==> flow/design.v (excerpt) <==
module LMFE ( clk, reset, Din, in_en, busy, out_valid, Dout, mem_cen, mem_wen, mem_addr, mem_d, mem_q);
input   clk;
input   reset;
input   in_en;
output  busy;
output  out_valid;
input   [7:0]  Din;
output  [7:0]  Dout;
output  mem_cen;
output  mem_wen;
output  [9:0]  mem_addr;
output  [7:0]  mem_d;
input   [7:0]  mem_q;
wire [7:0] med_d_w;
wire med_en_w;
wire med_del_w;
wire newline_w;
control MainCT( .clk(clk), .rst(reset), .data_in(Din), .in_en(in_en), .busy(busy), .med_data(med_d_w), .med_en(med_en_w), .med_del(med_del_w), .cen(mem_cen), .wen(mem_wen), .addr(mem_addr), .memd(mem_d), .memq(mem_q), .out_valid(out_valid), .newline(newline_w));
insert_sort med(.clk(clk), .rst(reset) , .data_valid(med_en_w) , .data_in(med_d_w), .data_out(Dout), .del_valid(med_del_w), .newline(newline_w)); 
endmodule
Size in the first run: ~5,100 cells after synthesis, roughly 480 flip-flops, about 38,000 sq um of cells after synthesis.
make LEC_CHECK=0 ABC_AREA=1 CAP_MARGIN=20 CORE_MARGIN=2 CORE_UTILIZATION=72 CTS_CLUSTER_DIAMETER=400 CTS_CLUSTER_SIZE=96 PLACE_DENSITY=0.41 SETUP_SLACK_MARGIN=-0.23 SLEW_MARGIN=20 finish   # period 2.38 ns
run.sh (not shown) runs the stock make flow with config.mk's settings and CLKGATE_MAP_FILE=.
The baseline aborted during 5_1_grt.
Rerun with:
ABC_AREA = unset   (was 1)
CORE_UTILIZATION = 68   (was 72)
CTS_CLUSTER_DIAMETER = unset   (was 400)
CTS_CLUSTER_SIZE = 45   (was 96)
PLACE_DENSITY = unset   (was 0.41)
SETUP_SLACK_MARGIN = unset   (was -0.23)
clock period = 4.88 ns   (was 2.38 ns; I/O delays follow)
The new run went through all stages and came out clean. Synthesized area is higher by 0.95%. Die area rises by 6.8%. Synthesized cell count goes down by 15%.

---

Starting RTL as in the previous note.
clock: 3.2 ns
lec_check: 0
abc_area: 1
cap_margin: 20
cell_pad_in_sites_detail_placement: 1
cell_pad_in_sites_global_placement: 3
core_aspect_ratio: 1.21
core_margin: 2
core_utilization: 55
cts_cluster_diameter: 353
min_routing_layer: met2
place_density_lb_addon: 0.29
setup_slack_margin: 0.45
slew_margin: 15
The starting point failed in global placement without I/O (3_1_place_gp_skip_io), error FLW-0024.
Rerun with:
Settings changed: ABC_AREA 1 to default, CELL_PAD_IN_SITES_DETAIL_PLACEMENT 1 to default, CELL_PAD_IN_SITES_GLOBAL_PLACEMENT 3 to default, CORE_ASPECT_RATIO 1.21 to default, CORE_UTILIZATION 55 to 16, CTS_CLUSTER_DIAMETER 353 to default, MIN_ROUTING_LAYER met2 to default, PLACE_DENSITY_LB_ADDON 0.29 to default, SETUP_SLACK_MARGIN 0.45 to default, SLEW_MARGIN 15 to 20.
Clock period 3.2 ns to 4.21 ns, I/O delays scaled along.
Outcome: With this change the flow produced a clean layout. Synthesized cell count shrinks by 15%. Die area came out higher to 3.4 times its value. Area after synthesis rises by 0.95%.
Rerun with:
Settings changed: CORE_UTILIZATION 16 to 71, CTS_CLUSTER_DIAMETER from default to 57, SETUP_SLACK_MARGIN from default to 0.85.
Clock period 4.21 ns to 3.25 ns, I/O delays scaled along.
Outcome: Now the flow reached the layout checks and failed them: negative setup slack. Flip-flop count does not change. Worst hold slack is better by 7.5 ps. Register-to-register slack got worse by 1100 ps. Final cell count decreases by 29%. Final area rises by about 6%. Synthesized cell count is unchanged.
Rerun with:
Settings changed: ABC_AREA from default to 1, CORE_UTILIZATION 71 to 66, CTS_CLUSTER_DIAMETER 57 to default, CTS_CLUSTER_SIZE from default to 98, SETUP_SLACK_MARGIN 0.85 to default.
Clock period 3.25 ns to 3.39 ns, I/O delays scaled along.
Now the flow finished with timing, DRC and antenna clean; setup slack gets better by 1000 ps; first-iteration DRC count falls by 49%; routed wire length falls by about 20%; clock skew falls by 8.8 ps; final area falls by about 12%; core utilization falls by 16 points.

---

== build 59 ==
Starting RTL as in the previous note.
export LEC_CHECK = 0
export CAP_MARGIN = 20
export CELL_PAD_IN_SITES_DETAIL_PLACEMENT = 2
export CORE_MARGIN = 7
export CORE_UTILIZATION = 24
export CTS_CLUSTER_DIAMETER = 326
export PLACE_DENSITY_LB_ADDON = 0.26
export SETUP_SLACK_MARGIN = 2.07
export SLEW_MARGIN = 20
create_clock -name core_clock -period 7.5 [get_ports {clk}]
The inputs of build 86 differ from those of build 59 as listed below.
- a deleted SETUP_SLACK_MARGIN that had been 2.07
- a deleted PLACE_DENSITY_LB_ADDON that had been 0.26
- a deleted CTS_CLUSTER_DIAMETER that had been 326
- a change of CORE_MARGIN from 7 to 2
- a change of CORE_UTILIZATION from 24 to 40
- a deleted CELL_PAD_IN_SITES_DETAIL_PLACEMENT that had been 2
- a change of the clock period (ns, I/O delays scaled along) from 7.5 to 6.0
--- outcome ---
What build 86 reported for met1 wire length has to be multiplied by 1.2 to get the figure for build 59. Of build 86 and build 59, it is build 86 that has the lower placement row count. Length in cells of the worst reg-to-reg path was lower in the run labelled build 86. Compared to build 59, build 86 has area of all placed cells without fillers 2.3% lower. Count of clock-buffer cells in the layout, build 86 vs build 59: down by more than 10%. Of the two candidates, build 59 has the worse area of the die and build 86 the better one. Against build 59, build 86 reports a sequential share of layout area that is higher.

---

LMFE again, from the RTL that the note above started with.
==> flow/config.mk <==
export PLATFORM = sky130hd
export DESIGN_NAME = LMFE
export DESIGN_NICKNAME = LMFE
export VERILOG_FILES = /design/flow/design.v
export SDC_FILE = /design/flow/constraint.sdc
export NUM_CORES = 4
export LEC_CHECK = 0
export ABC_AREA = 1
export CAP_MARGIN = 15
export CORE_MARGIN = 2
export CORE_UTILIZATION = 70
export CTS_CLUSTER_DIAMETER = 363
export SLEW_MARGIN = 20
==> flow/constraint.sdc <==
create_clock -name core_clock -period 2.7 [get_ports {clk}]
set_input_delay 0.5400 -clock core_clock [delete_from_list [all_inputs] [get_ports {clk}]]
set_output_delay 0.5400 -clock core_clock [all_outputs]
set_load 0.01 [all_outputs]
The starting point never finished: it broke off in global routing.
==> next run, changes <==
==> flow/config.mk (replaced) <==
export PLATFORM = sky130hd
export DESIGN_NAME = LMFE
export DESIGN_NICKNAME = LMFE
export VERILOG_FILES = /design/flow/design.v
export SDC_FILE = /design/flow/constraint.sdc
export NUM_CORES = 4
export LEC_CHECK = 0
export CAP_MARGIN = 20
export CORE_MARGIN = 2
export CORE_UTILIZATION = 65
export SLEW_MARGIN = 20
==> flow/constraint.sdc (replaced) <==
create_clock -name core_clock -period 3.25 [get_ports {clk}]
set_input_delay 0.6500 -clock core_clock [delete_from_list [all_inputs] [get_ports {clk}]]
set_output_delay 0.6500 -clock core_clock [all_outputs]
set_load 0.01 [all_outputs]
Outcome: The changed run completed with no timing, DRC or antenna violations; synthesized cell count shrinks by 15%; synthesized area goes up by 0.95%; die size goes up by 8.6%.
==> next run, changes <==
--- a/flow/config.mk
+++ b/flow/config.mk
@@ -8,4 +8,9 @@
 export CAP_MARGIN = 20
 export CORE_MARGIN = 2
-export CORE_UTILIZATION = 65
-export SLEW_MARGIN = 20
+export CORE_UTILIZATION = 72
+export CTS_CLUSTER_DIAMETER = 270
+export CTS_CLUSTER_SIZE = 28
+export PLACE_DENSITY_LB_ADDON = 0.19
+export SETUP_SLACK_MARGIN = -0.32
+export SLEW_MARGIN = 40
+export TNS_END_PERCENT = 5
Effect:
- This time the run ran to the end with violations: setup timing
- routed wire length shrinks by a few percent
- die area shrinks by roughly a tenth
- utilization grows by 5.0 points
- count of clock-buffer cells in the layout shrinks by 49
- global-route usage grows by 1.7 points
- clock skew grows by 0.016 ns
- via count grows slightly
- cell area shrinks by a few percent
==> next run, changes <==
==> flow/config.mk (replaced) <==
export PLATFORM = sky130hd
export DESIGN_NAME = LMFE
export DESIGN_NICKNAME = LMFE
export VERILOG_FILES = /design/flow/design.v
export SDC_FILE = /design/flow/constraint.sdc
export NUM_CORES = 4
export LEC_CHECK = 0
export CAP_MARGIN = 20
export CORE_MARGIN = 2
export CORE_UTILIZATION = 40
export SLEW_MARGIN = 20
==> flow/constraint.sdc (replaced) <==
create_clock -name core_clock -period 4.21 [get_ports {clk}]
set_input_delay 0.8420 -clock core_clock [delete_from_list [all_inputs] [get_ports {clk}]]
set_output_delay 0.8420 -clock core_clock [all_outputs]
set_load 0.01 [all_outputs]
=> The changed run went through all stages and came out clean. Utilization goes down by 34 points. First-iteration DRC count falls by 23%. Setup slack is better by 0.61 ns. Clock-buffer cell count increases by 54. Area after synthesis does not change. Via count is lower by 3.2%. Cell area climbs by 2.7%. Synthesized cell count stays the same.
==> next run, changes <==
--- a/flow/config.mk
+++ b/flow/config.mk
@@ -7,5 +7,8 @@
 export LEC_CHECK = 0
 export CAP_MARGIN = 20
+export CELL_PAD_IN_SITES_GLOBAL_PLACEMENT = 3
 export CORE_MARGIN = 2
 export CORE_UTILIZATION = 40
+export GPL_ROUTABILITY_DRIVEN = 0
+export MIN_ROUTING_LAYER = met2
 export SLEW_MARGIN = 20
==> flow/constraint.sdc (replaced) <==
create_clock -name core_clock -period 6.0 [get_ports {clk}]
set_input_delay 1.2000 -clock core_clock [delete_from_list [all_inputs] [get_ports {clk}]]
set_output_delay 1.2000 -clock core_clock [all_outputs]
set_load 0.01 [all_outputs]
Result: Now the flow reached the layout checks and failed them: DRC; area after synthesis stays the same; via count rises by well over a third; cell area falls slightly; clock-buffer cell count rises by 20; worst setup slack gains 1.4 ns; die size does not change; non-clock buffer count falls by 69.

---

Starting RTL as in the previous note.
clock: 4.57 ns
lec_check: 0
cap_margin: 10
cell_pad_in_sites_global_placement: 1
core_aspect_ratio: 1.06
core_margin: 2
core_utilization: 20
cts_cluster_size: 81
gpl_timing_driven: 1
hold_slack_margin: -0.06
min_routing_layer: met2
place_density_lb_addon: 0.28
slew_margin: 20
Then changed:
Settings changed: ABC_AREA set to 1, CELL_PAD_IN_SITES_GLOBAL_PLACEMENT 1 to 0, CORE_UTILIZATION 20 to 70, MIN_ROUTING_LAYER met2 to met1, PLACE_DENSITY_LB_ADDON 0.28 to not set, SETUP_SLACK_MARGIN set to -0.13.
Clock period 4.57 ns to 2.41 ns, I/O delays scaled along.
Outcome: The changed run stopped in 5_1_grt, error GRT-0232; synthesized cell count rises by 18%; die size is lower by 71%; synthesized area went down by 0.94%.
Then changed:
Settings changed: CELL_PAD_IN_SITES_GLOBAL_PLACEMENT 0 to 1, CORE_UTILIZATION 70 to 20, HOLD_SLACK_MARGIN -0.06 to not set, PLACE_DENSITY_LB_ADDON set to 0.06, SETUP_SLACK_MARGIN -0.13 to not set.
Clock period 2.41 ns to 2.81 ns, I/O delays scaled along.
This time the run reached the layout checks and failed them: negative setup slack.
Area after synthesis is unchanged.
Synthesized cell count does not change.
Die area climbs to 3.4 times its value.
Then changed:
Settings changed: CELL_PAD_IN_SITES_GLOBAL_PLACEMENT 1 to 0, CORE_UTILIZATION 20 to 66.
Clock period 2.81 ns to 2.1 ns, I/O delays scaled along.
The changed run ended with an error in 4_1_cts, error DPL-0038.
Synthesized cell count is unchanged.
Die area came out lower by 69%.
Area after synthesis does not change.

---

Starting RTL as in the previous note.
export LEC_CHECK = 0
export CAP_MARGIN = 35
export CORE_ASPECT_RATIO = 1.7
export CORE_MARGIN = 4
export CORE_UTILIZATION = 57
export GPL_TIMING_DRIVEN = 1
export MAX_ROUTING_LAYER = met5
export SLEW_MARGIN = 30
create_clock -name core_clock -period 4.75 [get_ports {clk}]
Then changed:
==> flow/config.mk (replaced) <==
export PLATFORM = sky130hd
export DESIGN_NAME = LMFE
export DESIGN_NICKNAME = LMFE
export VERILOG_FILES = /design/flow/design.v
export SDC_FILE = /design/flow/constraint.sdc
export NUM_CORES = 4
export LEC_CHECK = 0
export ABC_AREA = 1
export CAP_MARGIN = 20
export CORE_MARGIN = 2
export CORE_UTILIZATION = 72
export SLEW_MARGIN = 20
==> flow/constraint.sdc (replaced) <==
create_clock -name core_clock -period 5.38 [get_ports {clk}]
set_input_delay 1.0760 -clock core_clock [delete_from_list [all_inputs] [get_ports {clk}]]
set_output_delay 1.0760 -clock core_clock [all_outputs]
set_load 0.01 [all_outputs]
Final cell count came out higher by 9.3%.
Synthesized cell count came out higher by 18%.
Routed wire length goes up by 4.7%.
Non-clock buffer count is lower by 98.
Clock skew barely changes.

---

alpha:
LMFE again, from the RTL that the note above started with.
export LEC_CHECK = 0
export ABC_AREA = 1
export CAP_MARGIN = 20
export CORE_MARGIN = 2
export CORE_UTILIZATION = 70
export CTS_CLUSTER_DIAMETER = 371
export CTS_CLUSTER_SIZE = 53
export PLACE_DENSITY_LB_ADDON = 0.01
export SETUP_SLACK_MARGIN = 0.75
export SLEW_MARGIN = 20
create_clock -name core_clock -period 2.82 [get_ports {clk}]
alpha | ERROR | global routing (5_1_grt)
Input changes introduced in beta (baseline for comparison: alpha):
- CAP_MARGIN changed from 20 to 15
- CTS_CLUSTER_DIAMETER changed from 371 to 93
- CTS_CLUSTER_SIZE removed (was 53)
- ABC_AREA removed (was 1)
- PLACE_DENSITY_LB_ADDON removed (was 0.01)
- SETUP_SLACK_MARGIN removed (was 0.75)
- the clock period (ns, I/O delays scaled along) changed from 2.82 to 2.91
Results
Worst setup slack before clock tree synthesis delta (beta − alpha): unfavourable. Compared with alpha, beta shows a higher CTS H-tree depth. From the logs: beta reached the end of the flow and failed the layout checks with setup timing. On horizontal die size, the higher figure sits with beta, not alpha. Summary of the comparison: count of instances resized after the clock tree is built is lower in beta, relative to alpha. alpha → beta: number of cells in the yosys synthesis report fell by 764, post-synthesis instance area went up about 1%, tally of unique sky130hd cells used after synthesis now larger, chip area now sits higher. On beta: number of CTS-inserted buffers is 42 higher than what alpha gave. Between alpha and beta, chip area estimate from yosys synthesis increased.
--- input diff beta..gamma ---
- setting HOLD_SLACK_MARGIN to 0.3 for the first time
- setting ABC_AREA to 1 for the first time
- changing the clock period (ns, I/O delays scaled along) from 2.91 to 3.29
Findings:
| fraction of area in registers | lower: beta |
gamma against beta: non-clock buffer count now smaller, clock tree buffer count of the final layout now smaller, data arrival time at the worst-slack endpoint now smaller, routed wire length now smaller, met2 global-route usage now larger.
Looking at slowest library cell on the worst path, the dfrtp_4 result is from beta; the dfrtp_2 one comes from gamma.
gamma completed; timing, DRC and antenna clean
Path category of the worst min-delay check = register to register: beta; path category of the worst min-delay check = input port to async pin: gamma
Sort gamma and beta by top achievable clock speed, ascending, and beta comes first.
Summary of gamma over beta: minimum period implied by the final worst setup slack shows a reduction of 0.10 ns; number of distinct library cells after synthesis went down.
Changes in delta relative to gamma:
- a deleted HOLD_SLACK_MARGIN that had been 0.3
- a change of CAP_MARGIN from 15 to 20
- a change of CORE_UTILIZATION from 70 to 36
- a deleted ABC_AREA that had been 1
- a deleted CTS_CLUSTER_DIAMETER that had been 93
- a change of the clock period (ns, I/O delays scaled along) from 3.29 to 8.77
### Flow results
- In delta relative to gamma, cell count after synthesis had gone down by more than 10%.
- Looking at global-route total usage across every layer across gamma and delta, the one that comes out higher is gamma.
- Number of vias per cell, gamma and delta: smaller value in delta
- No stage failed in delta, and the final checks on the layout all came back clean.

---

LMFE again, from the RTL that the note above started with.
==> flow/design.v (excerpt) <==
module LMFE ( clk, reset, Din, in_en, busy, out_valid, Dout, mem_cen, mem_wen, mem_addr, mem_d, mem_q);
==> flow/config.mk <==
export PLATFORM = sky130hd
export DESIGN_NAME = LMFE
export DESIGN_NICKNAME = LMFE
export VERILOG_FILES = /design/flow/design.v
export SDC_FILE = /design/flow/constraint.sdc
export NUM_CORES = 4
export LEC_CHECK = 0
export CAP_MARGIN = 0
export CELL_PAD_IN_SITES_DETAIL_PLACEMENT = 0
export CELL_PAD_IN_SITES_GLOBAL_PLACEMENT = 2
export CORE_ASPECT_RATIO = 1.06
export CORE_MARGIN = 2
export CORE_UTILIZATION = 20
export CTS_CLUSTER_DIAMETER = 77
export CTS_CLUSTER_SIZE = 69
export GPL_ROUTABILITY_DRIVEN = 0
export GPL_TIMING_DRIVEN = 0
export MAX_ROUTING_LAYER = met4
export MIN_ROUTING_LAYER = met1
export PLACE_DENSITY_LB_ADDON = 0.28
export SLEW_MARGIN = 40
==> flow/constraint.sdc <==
create_clock -name core_clock -period 2.85 [get_ports {clk}]
set_input_delay 0.5700 -clock core_clock [delete_from_list [all_inputs] [get_ports {clk}]]
set_output_delay 0.5700 -clock core_clock [all_outputs]
set_load 0.01 [all_outputs]
The starting point ran to the end with violations: setup timing.
==> next run, changes <==
==> flow/config.mk (replaced) <==
export PLATFORM = sky130hd
export DESIGN_NAME = LMFE
export DESIGN_NICKNAME = LMFE
export VERILOG_FILES = /design/flow/design.v
export SDC_FILE = /design/flow/constraint.sdc
export NUM_CORES = 4
export LEC_CHECK = 0
export CAP_MARGIN = 20
export CORE_MARGIN = 2
export CORE_UTILIZATION = 70
export SLEW_MARGIN = 20
==> flow/constraint.sdc (replaced) <==
create_clock -name core_clock -period 3.5 [get_ports {clk}]
set_input_delay 0.7000 -clock core_clock [delete_from_list [all_inputs] [get_ports {clk}]]
set_output_delay 0.7000 -clock core_clock [all_outputs]
set_load 0.01 [all_outputs]
The new run completed without violations.
Cell area goes down by 22%.
Global-route usage goes up by 18 points.
Setup slack gains 670 ps.
Clock-buffer cell count goes up by 16.
Non-clock buffer count goes down by 367.
Wire length goes down by 44%.
Critical path depth goes down by 1.
Register-to-register slack gains 670 ps.
Synthesized area stays the same.
